## apb_wrapper
module apb_wrapper#(parameter addr_width = 5, data_width = 16)(
    input bit pclk,                   
    input bit preset_n,               
    input logic transfer,  
    input logic [addr_width - 1 : 0] apb_paddr,  
    input logic [data_width - 1 : 0] apb_pwdata,  
    input logic apb_control ,         
    output logic [data_width - 1 : 0] apb_spwdata,   
    output logic [data_width - 1 : 0] apb_prdata  
    );
For scale: roughly 1,200 cells after synthesis, about 57 I/O pins.
Settings: LEC_CHECK=0, CAP_MARGIN=20, CORE_MARGIN=2, CORE_UTILIZATION=72, CTS_CLUSTER_DIAMETER=381, SETUP_SLACK_MARGIN=0.56, SLEW_MARGIN=20; clock period 4.15 ns.
run.sh (not shown) runs the stock make flow with config.mk's settings and CLKGATE_MAP_FILE=.
The starting point produced a clean layout.
Edit:
- CORE_UTILIZATION: 72 -> 40
- CTS_CLUSTER_DIAMETER: 381 -> default
- SETUP_SLACK_MARGIN: 0.56 -> default
- clock period: 4.15 -> 4.09 ns (I/O delays scaled with it)
The new run produced a clean layout. Critical path depth came out higher by 1. Count of clock-buffer cells in the layout came out higher by 9. Wire length came out higher by a few percent.


apb_wrapper again, from the RTL that the note above started with.
Settings: LEC_CHECK=0, ABC_AREA=1, CAP_MARGIN=10, CELL_PAD_IN_SITES_DETAIL_PLACEMENT=2, CORE_ASPECT_RATIO=1.06, CORE_MARGIN=4, CORE_UTILIZATION=36, CTS_CLUSTER_DIAMETER=152, CTS_CLUSTER_SIZE=23, MIN_ROUTING_LAYER=met2, SLEW_MARGIN=40; clock period 5.68 ns.
Then changed:
ABC_AREA = default   (was 1)
CAP_MARGIN = 20   (was 10)
CELL_PAD_IN_SITES_DETAIL_PLACEMENT = default   (was 2)
CORE_ASPECT_RATIO = default   (was 1.06)
CORE_MARGIN = 2   (was 4)
CORE_UTILIZATION = 52   (was 36)
CTS_CLUSTER_DIAMETER = default   (was 152)
CTS_CLUSTER_SIZE = default   (was 23)
MIN_ROUTING_LAYER = default   (was met2)
SLEW_MARGIN = 20   (was 40)
clock period = 4.09 ns   (was 5.68 ns; I/O delays follow)
Result:
- The changed run completed without violations
- core utilization increases by 21 points
- register-to-register slack is worse by 900 ps
- sequential cell count stays the same
- worst setup slack is worse by 240 ps
- synthesized cell count decreases by 43%
- worst hold slack is worse by 260 ps
- wire length decreases by 40%
- count of clock-buffer cells in the layout increases by 22


job 4394:
The RTL this note starts from:
==> flow/design.v <==
`timescale 1ns / 1ps
module apb_master#(parameter addr_width =5 , data_width = 16) (
    input bit pclk,                   
    input bit preset_n,               
    input logic pready,               
    input logic transfer,             
    input logic [data_width - 1 : 0] prdata,  
    input logic [addr_width - 1 : 0] apb_paddr,  
    input logic [data_width - 1 : 0] apb_pwdata,  
    input logic apb_control,          
    output logic [addr_width - 1 : 0] paddr,  
    output logic pselx,               
    output bit penable,               
    output logic pwrite,              
    output logic [data_width - 1 : 0] pwdata,  
    output logic [data_width / 8 - 1 : 0] pstrb,  
    output logic [data_width - 1 : 0] apb_prdata  
);
localparam logic [2:0] idle   = 3'b001;  
localparam logic [2:0] setup  = 3'b010;  
localparam logic [2:0] access = 3'b100;  
logic [2:0] present_state, next_state;   
logic [data_width - 1 : 0] temp_apb_prdata;
always_ff @(posedge pclk, negedge preset_n) begin
    if (!preset_n)
        present_state <= idle;       
    else
        present_state <= next_state;  
end
always_comb begin
    case (present_state)
        idle: begin
            if (transfer) begin
                next_state = setup;
            end else begin
                next_state = idle;
            end
        end
        setup: begin
            if (transfer) begin 
                next_state = access;
            end else begin
                next_state = idle;
            end
        end
        access: begin
            if (pready == 'b1) begin
                next_state = idle;
            end else begin
                next_state = access;  
            end
        end
        default: next_state = idle;   
    endcase
end
always_comb begin
    case (present_state)
        idle: begin
            pselx   = 'b0;   
            penable = 'b0;   
        end
        setup: begin
            pselx   = 'b1;   
            penable = 'b0;   
        end
        access: begin
            pselx   = 'b1;   
            penable = 'b1;   
        end
        default: begin
            pselx   = 'b0;
            penable = 'b0;
        end
    endcase
end           
always_comb begin
    if ((present_state == setup) || (present_state == access)) begin
        paddr = apb_paddr;  
        if (apb_control) begin  
            pwdata = apb_pwdata;
        end else begin  
            pwdata = 'b0;
        end
    end else begin  
        paddr = 'b0;
        pwdata = 'b0;
    end
end
always_ff @(posedge pclk, negedge preset_n) begin
    if (!preset_n) begin
        temp_apb_prdata <= '0;
    end else if (pready && !apb_control) begin
        temp_apb_prdata <= prdata;
    end
end
always_comb begin
    if (pwrite && pselx && penable) begin
        pstrb = {data_width / 8 {1'b1}};
    end else begin
        pstrb = 'b0;  
    end
end
assign pwrite = apb_control;
assign apb_prdata=temp_apb_prdata;
endmodule
`timescale 1ns / 1ps
module apb_slave#(
    parameter addr_width = 5,
    parameter data_width = 16
)(
    input  logic pclk,
    input  logic preset_n,
    input  logic pselx,
    input  logic penable,
    input  logic pwrite,
    input  logic [addr_width - 1 : 0] paddr,
    input  logic [data_width - 1 : 0] pwdata,
    output logic [data_width - 1 : 0] apb_spwdata,
    output logic [data_width - 1 : 0] prdata,
    output logic pready
);
    logic [data_width-1:0] mem [0:2**addr_width]; 
    typedef enum logic [1:0] {
        IDLE = 2'b00,
        SETUP = 2'b01,
        ACCESS = 2'b10
    } state_t;
    state_t present_state, next_state;
    always_ff @(posedge pclk or negedge preset_n) begin
        if (!preset_n)
            present_state <= IDLE;
        else
            present_state <= next_state;
    end 
    always_comb begin
        case (present_state)
            IDLE: begin
                if (pselx && !penable)  
                    next_state = SETUP;
                else
                    next_state = IDLE;
            end
            SETUP: begin
                if (pselx && penable)  
                    next_state = ACCESS;
                else
                    next_state = IDLE;
            end
            ACCESS: begin
                if (!pselx)  
                    next_state = IDLE;
                else
                    next_state = SETUP;  
            end
            default: next_state = IDLE;
        endcase
    end
    always_ff @(posedge pclk or negedge preset_n) begin
        if (!preset_n)
            pready <= 1'b0;
        else if (present_state == ACCESS)
            pready <= 1'b1;
        else
            pready <= 1'b0;
    end
    always_ff @(posedge pclk) begin
       if (pready && pwrite) begin
            mem[paddr] <= pwdata;
            apb_spwdata <= pwdata;
        end
    end
    always_ff @(posedge pclk) begin
        if (pready && !pwrite)
            prdata <= mem[paddr];
    end
endmodule
`timescale 1ns / 1ps
module apb_wrapper#(parameter addr_width = 5, data_width = 16)(
    input bit pclk,                   
    input bit preset_n,               
    input logic transfer,  
    input logic [addr_width - 1 : 0] apb_paddr,  
    input logic [data_width - 1 : 0] apb_pwdata,  
    input logic apb_control ,         
    output logic [data_width - 1 : 0] apb_spwdata,   
    output logic [data_width - 1 : 0] apb_prdata  
    );
    logic [addr_width-1:0] paddr;
    logic pselx;
    bit penable;
    logic pwrite;
    logic [data_width-1:0] pwdata;
    logic [data_width/8-1:0] pstrb; 
    logic                    pready;
    logic [data_width -1:0]  prdata;
    apb_master #(.addr_width(addr_width), .data_width(data_width)) DUT (
        .pclk(pclk),
        .preset_n(preset_n),
        .pready(pready),
        .transfer(transfer),
        .prdata(prdata),
        .apb_paddr(apb_paddr),
        .apb_pwdata(apb_pwdata),
        .apb_control(apb_control),
        .paddr(paddr),
        .pselx(pselx),
        .penable(penable),
        .pwrite(pwrite),
        .pwdata(pwdata),
        .pstrb(pstrb),
        .apb_prdata(apb_prdata)
    );
     apb_slave #(
        .addr_width(addr_width),
        .data_width(data_width)
    ) dut (
        .pclk       (pclk),
        .preset_n   (preset_n),
        .pselx      (pselx),
        .penable    (penable),
        .pwrite     (pwrite),
        .paddr      (paddr),
        .pwdata     (pwdata),
        .apb_spwdata(apb_spwdata),
        .prdata     (prdata),
        .pready     (pready)
    );
endmodule
==> flow/config.mk <==
export PLATFORM = sky130hd
export DESIGN_NAME = apb_wrapper
export DESIGN_NICKNAME = apb_wrapper
export VERILOG_FILES = /design/flow/design.v
export SDC_FILE = /design/flow/constraint.sdc
export NUM_CORES = 4
export LEC_CHECK = 0
export ABC_AREA = 1
export CAP_MARGIN = 40
export CORE_MARGIN = 2
export CORE_UTILIZATION = 72
export CTS_CLUSTER_DIAMETER = 163
export CTS_CLUSTER_SIZE = 15
export PLACE_DENSITY_LB_ADDON = 0.11
export SETUP_SLACK_MARGIN = -0.12
export SLEW_MARGIN = 20
==> flow/constraint.sdc <==
create_clock -name core_clock -period 2.15 [get_ports {pclk}]
set_input_delay 0.4300 -clock core_clock [delete_from_list [all_inputs] [get_ports {pclk}]]
set_output_delay 0.4300 -clock core_clock [all_outputs]
set_load 0.01 [all_outputs]
[job 4394] flow finished | final checks: failed | reasons: setup timing
Input-level comparison between job 4159 and job 4394:
# job 4394
export LEC_CHECK = 0
export ABC_AREA = 1
export CAP_MARGIN = 40
export CORE_MARGIN = 2
export CORE_UTILIZATION = 72
export CTS_CLUSTER_DIAMETER = 163
export CTS_CLUSTER_SIZE = 15
export PLACE_DENSITY_LB_ADDON = 0.11
export SETUP_SLACK_MARGIN = -0.12
export SLEW_MARGIN = 20
create_clock -name core_clock -period 2.15 [get_ports {pclk}]
# job 4159
export LEC_CHECK = 0
export CAP_MARGIN = 20
export CORE_MARGIN = 2
export CORE_UTILIZATION = 72
export SETUP_SLACK_MARGIN = -0.29
export SLEW_MARGIN = 20
create_clock -name core_clock -period 3.6 [get_ports {pclk}]
==> comparison <==
- Job 4159: PASS, flow complete, no timing, DRC or antenna violations
- Worst stage delay on the critical path (higher): job 4159
- In job 4159 the critical path depth in cells turned out 4 lower than in job 4394.
- Per the comparison of job 4159 with job 4394, part of the total power dissipated in sequential elements decreased by 1.7 points relative to the old numbers; worst setup slack saw an increase.
- Job 4159: vertical die dimension lower than job 4394
- On critical path data arrival time, the higher figure sits with job 4159, not job 4394.
- Job 4159 gives more and-or/or-and share of the synthesized area than job 4394 did.
- On job 4159: met1 capacity usage during global routing is 1.9 points lower than what job 4394 gave.
- Total power: job 4159 below job 4394
Edits applied to the flow inputs when going from job 4159 to job 7551:
# job 4159
export LEC_CHECK = 0
export CAP_MARGIN = 20
export CORE_MARGIN = 2
export CORE_UTILIZATION = 72
export SETUP_SLACK_MARGIN = -0.29
export SLEW_MARGIN = 20
create_clock -name core_clock -period 3.6 [get_ports {pclk}]
# job 7551
export LEC_CHECK = 0
export ABC_AREA = 1
export CAP_MARGIN = 20
export CORE_MARGIN = 2
export CORE_UTILIZATION = 62
export SLEW_MARGIN = 20
create_clock -name core_clock -period 2.97 [get_ports {pclk}]
Findings:
Total met2 wirelength after detailed routing, job 4159 and job 7551, higher one = job 7551.
Higher via count of the routed design goes to job 7551 over job 4159.
Re met3 layer usage reported by global route: job 7551 is 0.60 points down on job 4159.
Number of port buffers: job 7551 vs job 4159 identical
Job 7551 against job 4159: CTS buffer count +3, pre-placement core utilization -9.7 points.
Across both runs, area after synthesis was higher for job 7551 than for job 4159.
Total power draw, job 4159 and job 7551, lower one = job 4159.
Job 7551 gives less fraction of the core area covered by cells at the end of the flow than job 4159 did.
On job 7551: estimated wirelength of the detail-placed design is 2800 um higher than what job 4159 gave.
Post-synthesis instance total: job 7551 vs job 4159 up 933
Relative to job 7551, the following input files were edited for job 3696:
# job 7551
export LEC_CHECK = 0
export ABC_AREA = 1
export CAP_MARGIN = 20
export CORE_MARGIN = 2
export CORE_UTILIZATION = 62
export SLEW_MARGIN = 20
create_clock -name core_clock -period 2.97 [get_ports {pclk}]
# job 3696
export LEC_CHECK = 0
export CAP_MARGIN = 20
export CORE_MARGIN = 2
export CORE_UTILIZATION = 70
export SLEW_MARGIN = 20
create_clock -name core_clock -period 4.15 [get_ports {pclk}]
==> results <==
Of the two candidates, job 7551 has the worse post-layout total power and job 3696 the better one.
Looking at placed instance area, job 3696 sits below job 7551.
Number of antenna repair diodes on job 3696 is up relative to job 7551.
Taking job 7551 as 1.0, job 3696 lands at 0.77 on vias after detailed routing.
Min data required time of the worst path across job 3696 and job 7551: job 7551
Job 3696 reports a higher setup slack after placement than job 7551 does.
Measured against each other, job 3696 and job 7551 differ in proportion of power drawn by the clock network, the lower figure coming from job 3696.
Job 3696 vs job 7551 — fraction of the mapped netlist area in simple logic gates dropped 17 points.
Looking at the reports, job 3696 completed the entire flow and the layout it produced met the timing, design-rule and antenna checks.
Changes observed in job 3696 relative to job 7551: net count of the finished layout moved down, met3 global-route usage higher.
Total wire length was higher in job 7551 than in job 3696.
Power is estimated from default activity; no workload was simulated.
